## oak
==> flow/design.v <==
module tpumac
    #(parameter BITS_AB=8,
    parameter BITS_C=16)
    (
    input clk, rst_n, WrEn, en,
    input signed [BITS_AB-1:0] Ain,
    input signed [BITS_AB-1:0] Bin,
    input signed [BITS_C-1:0] Cin,
    output reg signed [BITS_AB-1:0] Aout,
    output reg signed [BITS_AB-1:0] Bout,
    output reg signed [BITS_C-1:0] Cout
    );
    logic signed [BITS_C-1:0] AxB, CPAB;
    always_ff @(posedge clk, negedge rst_n) begin
        if (!rst_n) begin
            Aout <= 0;
            Bout <= 0;
        end else if (en) begin
            Aout <= Ain;
            Bout <= Bin;
        end
    end
    always_ff @(posedge clk, negedge rst_n) begin
        if (!rst_n) begin
            Cout <= 0;
        end else if (WrEn) begin
            Cout <= Cin;
        end else if (en) begin
            Cout <= CPAB;
        end 
    end
    always_comb begin
        AxB = Ain * Bin;
        CPAB = AxB + Cout;
    end
endmodule
module systolic_array
#(
parameter BITS = 8,
parameter DIM = 32
)
(
input clk,rst_n,en,
input [DIM-1:0][BITS-1:0] A,
input [DIM-1:0][BITS-1:0] B,
output [DIM-1:0][DIM-1:0][BITS*2-1:0] Cout
);
logic [DIM-1:0][DIM-1:0][BITS-1:0] MACAin, MACBin, MACAout, MACBout;
logic [DIM-1:0][DIM-1:0][BITS*2-1:0] MACCout;
assign Cout = MACCout;
genvar gi, gj;
generate
    for (gi = 0 ; gi < DIM ; gi++) begin : row
        for (gj = 0 ; gj < DIM ; gj++) begin : col
            tpumac #(.BITS_AB(BITS), .BITS_C(BITS*2)) iDUT (
                .clk(clk), .rst_n(rst_n), .WrEn(1'b0), .en(en),
                .Ain(MACAin[gi][gj]), .Bin(MACBin[gi][gj]), .Cin({(BITS*2){1'b0}}),
                .Aout(MACAout[gi][gj]), .Bout(MACBout[gi][gj]), .Cout(MACCout[gi][gj])
            );
        end
    end
endgenerate
always_comb begin : ABCManager
    for (int i = 0 ; i < DIM ; i++) begin
        MACAin[i][0] = A[i];
        MACBin[0][i] = B[i];
    end
    for (int i = 0 ; i < DIM ; i++) begin
        for (int j = 1 ; j < DIM ; j++) begin
            MACAin[i][j] = MACAout[i][j-1];
        end
    end
    for (int i = 1 ; i < DIM ; i++) begin
        for (int j = 0 ; j < DIM ; j++) begin
            MACBin[i][j] = MACBout[i-1][j]; 
        end
    end
end
endmodule
module layoutA
#(
    parameter BITS = 8,  
    parameter DIM = 32  
)
(
    input [DIM-1:0][DIM-1:0][BITS-1:0] INA,
    input [$clog2(DIM):0] m, n, 
    output logic [DIM-1:0][DIM*2-2:0][BITS-1:0] OUTA
);
always_comb begin : ConnectionsA
    for (int row = 0 ; row < DIM ; row++) begin
        for (int col = 0 ; col < DIM*2-1 ; col++) begin
            if (col >= DIM*2-1-n-row && col <= DIM*2-2-row && row < m) begin
                OUTA[row][col] = INA[row][DIM*2-2-col-row];
            end else begin
                OUTA[row][col] = 0;
            end
        end
    end
end
endmodule
module layoutB
#(
    parameter BITS = 8,  
    parameter DIM = 32  
)
(
    input [DIM-1:0][DIM-1:0][BITS-1:0] INB,
    input [$clog2(DIM):0] n, p, 
    output logic [DIM*2-2:0][DIM-1:0][BITS-1:0] OUTB
);
always_comb begin : ConnectionsB
    for (int row = 0 ; row < DIM ; row++) begin
        for (int col = 0 ; col < DIM*2-1 ; col++) begin
            if (col >= DIM*2-1-n-row && col <= DIM*2-2-row && row < p) begin
                OUTB[col][row] = INB[DIM*2-2-col-row][row];
            end else begin
                OUTB[col][row] = 0;
            end
        end
    end
end
endmodule
module MATMUL 
#(
    parameter BITS = 8,  
    parameter DIM = 32  
)
(
    input clk, rst_n, en,
    input [$clog2(DIM):0] m, n, p,
    input [DIM-1:0][DIM-1:0][BITS-1:0] matrixDataA,
    input [DIM-1:0][DIM-1:0][BITS-1:0] matrixDataB,
    output logic [DIM-1:0][DIM-1:0][BITS-1:0] dataOut,
    output logic done
);
logic [$clog2(DIM*4):0] count;
logic [DIM-1:0][BITS-1:0] Ain, Bin;
logic [DIM-1:0][DIM-1:0][BITS*2-1:0] Cout;
logic [DIM-1:0][DIM*2-2:0][BITS-1:0] OUTA;
logic [DIM*2-2:0][DIM-1:0][BITS-1:0] OUTB;
layoutA #(.BITS(BITS), .DIM(DIM))
LayoutADUT (.INA(matrixDataA),.m(m),.n(n),.OUTA(OUTA));
layoutB #(.BITS(BITS), .DIM(DIM))
LayoutBDUT (.INB(matrixDataB),.n(n),.p(p),.OUTB(OUTB));
systolic_array #(.BITS(BITS), .DIM(DIM))
SysArrayDUT (.clk(clk), .rst_n(rst_n), .en(en), .A(Ain), .B(Bin), .Cout(Cout));
always @(posedge clk, negedge rst_n) begin
    if (!rst_n) begin
        count <= 0;
    end else if (done) begin
        count <= 0;
    end else if (en == 1) begin
        count <= count + 1;
    end
end
always_comb begin : DataFeeder
    for (int i = 0 ; i < DIM ; i++) begin
        if (count <= DIM*2-2) begin
            Ain[i] = OUTA[i][DIM*2-2-count];
            Bin[i] = OUTB[DIM*2-2-count][i];
        end else begin
            Ain[i] = 0;
            Bin[i] = 0;
        end
    end
    for (int i = 0 ; i < DIM ; i++) begin
        for (int j = 0 ; j < DIM ; j++) begin
            dataOut[i][j] = Cout[i][j] >> BITS;  
        end
    end
end
always_comb begin : howdone
    done = count == m+n+p-2 ? 1 : 0;
end
endmodule
module matmul_top
#(
    parameter BITS = 8,
    parameter DIM = 4
)
(
    input clk, rst_n, en,
    input [$clog2(DIM):0] m, n, p,
    input [DIM*DIM*BITS-1:0] mat_a,
    input [DIM*DIM*BITS-1:0] mat_b,
    output [DIM*DIM*BITS-1:0] mat_c,
    output done
);
MATMUL #(.BITS(BITS), .DIM(DIM)) u_matmul (
    .clk(clk), .rst_n(rst_n), .en(en),
    .m(m), .n(n), .p(p),
    .matrixDataA(mat_a), .matrixDataB(mat_b),
    .dataOut(mat_c), .done(done)
);
endmodule
==> flow/config.mk <==
export PLATFORM = sky130hd
export DESIGN_NAME = matmul_top
export DESIGN_NICKNAME = matmul_top
export VERILOG_FILES = /design/flow/design.v
export SDC_FILE = /design/flow/constraint.sdc
export NUM_CORES = 4
export LEC_CHECK = 0
export CAP_MARGIN = 20
export CORE_MARGIN = 2
export CORE_UTILIZATION = 71
export CTS_CLUSTER_SIZE = 37
export MAX_ROUTING_LAYER = met4
export PLACE_DENSITY = 0.6
export SETUP_SLACK_MARGIN = -0.55
export SLEW_MARGIN = 20
==> flow/constraint.sdc <==
create_clock -name core_clock -period 6.84 [get_ports {clk}]
set_input_delay 1.3680 -clock core_clock [delete_from_list [all_inputs] [get_ports {clk}]]
set_output_delay 1.3680 -clock core_clock [all_outputs]
set_load 0.01 [all_outputs]
run.sh (not shown) runs the stock make flow with config.mk's settings and CLKGATE_MAP_FILE=.
As the logs show, oak stopped at 5_1_grt after a tool error, so it never reached the end of the flow.
Input-level comparison between pine and oak:
- removing MAX_ROUTING_LAYER (formerly met4)
- removing CTS_CLUSTER_SIZE (formerly 37)
- changing CORE_UTILIZATION from 71 to 65
Findings:
pine finished all stages; however, its layout fails the closing checks, the failures being setup timing.
For the number of cells in the design after placement, pine came in 135 higher than oak did.
Higher final weighted congestion of routability-driven global placement among oak and pine: oak
Cell area reported after detailed placement in pine vs oak: up about 0.55%
Per the comparison of pine with oak, yosys synthesis chip area comparable; post-synth design cell area barely changed; die height saw an increase; number of placement rows rose 5.
oak -> pine: core outline area increased by a little under 10%
Number of setup buffers added after CTS came out exactly the same in oak and pine.
pine vs. oak: number of resized instances in the post-cts repair step went down 11, area of the die went up 9.1%.
Changes in birch relative to pine:
- clearing PLACE_DENSITY, which used to be 0.6
- swapping 65 for 71 in CORE_UTILIZATION
- putting CTS_CLUSTER_SIZE at 35 where nothing was set
- swapping -0.55 for 2.61 in SETUP_SLACK_MARGIN
- swapping 6.84 for 8.86 in the clock period (ns, I/O delays scaled along)
==> results <==
Simple logic cell fraction of the synthesized area came out exactly the same in pine and birch.
birch never completed; the flow aborted with a tool error in 5_1_grt.
Diff pine -> birch: total clock buffers created by CTS -1; post-synthesis async set-or-reset flop share closely matched the old numbers; post-CTS setup buffer count rose by 160%.
Compared with pine, birch shows cell resize tally after clock tree synthesis higher by 231.
Chip area, birch vs pine: down by a little under 10%
Input-level comparison between maple and birch:
- CTS_CLUSTER_SIZE no longer set, was 35
- SETUP_SLACK_MARGIN now 1.99, was 2.61
- MAX_ROUTING_LAYER now met4, previously not set
- CORE_UTILIZATION now 63, was 71
- the clock period (ns, I/O delays scaled along) now 7.33, was 8.86
--- outcome ---
Although maple finished all stages, its layout failed final checks on setup timing. Starting density of the core: maple vs birch down 7.9 points. Horizontal die size: maple vs birch up about 6%. Against birch as the reference, maple delivers a lower placement-stage worst setup slack. Number of standard-cell rows in the floorplan in maple vs birch: up 5.9%. When maple is set beside birch, its overall die height turns out to be about 6% larger. Compared with birch, maple shows total half-perimeter wirelength after legalization and detailed placement lower by 15 mm. Summed instance area of the synthesized netlist: birch vs maple identical.
Edits applied to the flow inputs when going from maple to cedar:
- an added CTS_CLUSTER_DIAMETER of 31
- an added CTS_CLUSTER_SIZE of 36
- a change of CORE_UTILIZATION from 63 to 68
## What came out
Relative to maple, the die extent in y measured on cedar has decreased by a few percent. cedar vs. maple: synthesized cell count saw little to no change; multiplexer fraction of the synthesized cell area about even; area of the die dropped 0.0088 mm²; TritonCTS buffer count went up 61. cedar never completed; the flow aborted with a tool error in 5_1_grt. The cell area reported after detailed placement of maple and that of cedar are within noise of each other. Synthesized-area fraction occupied by ao, oa, aoi and oai cells: maple vs cedar identical. cedar: final RePlAce weighted congestion 1.9% above maple.
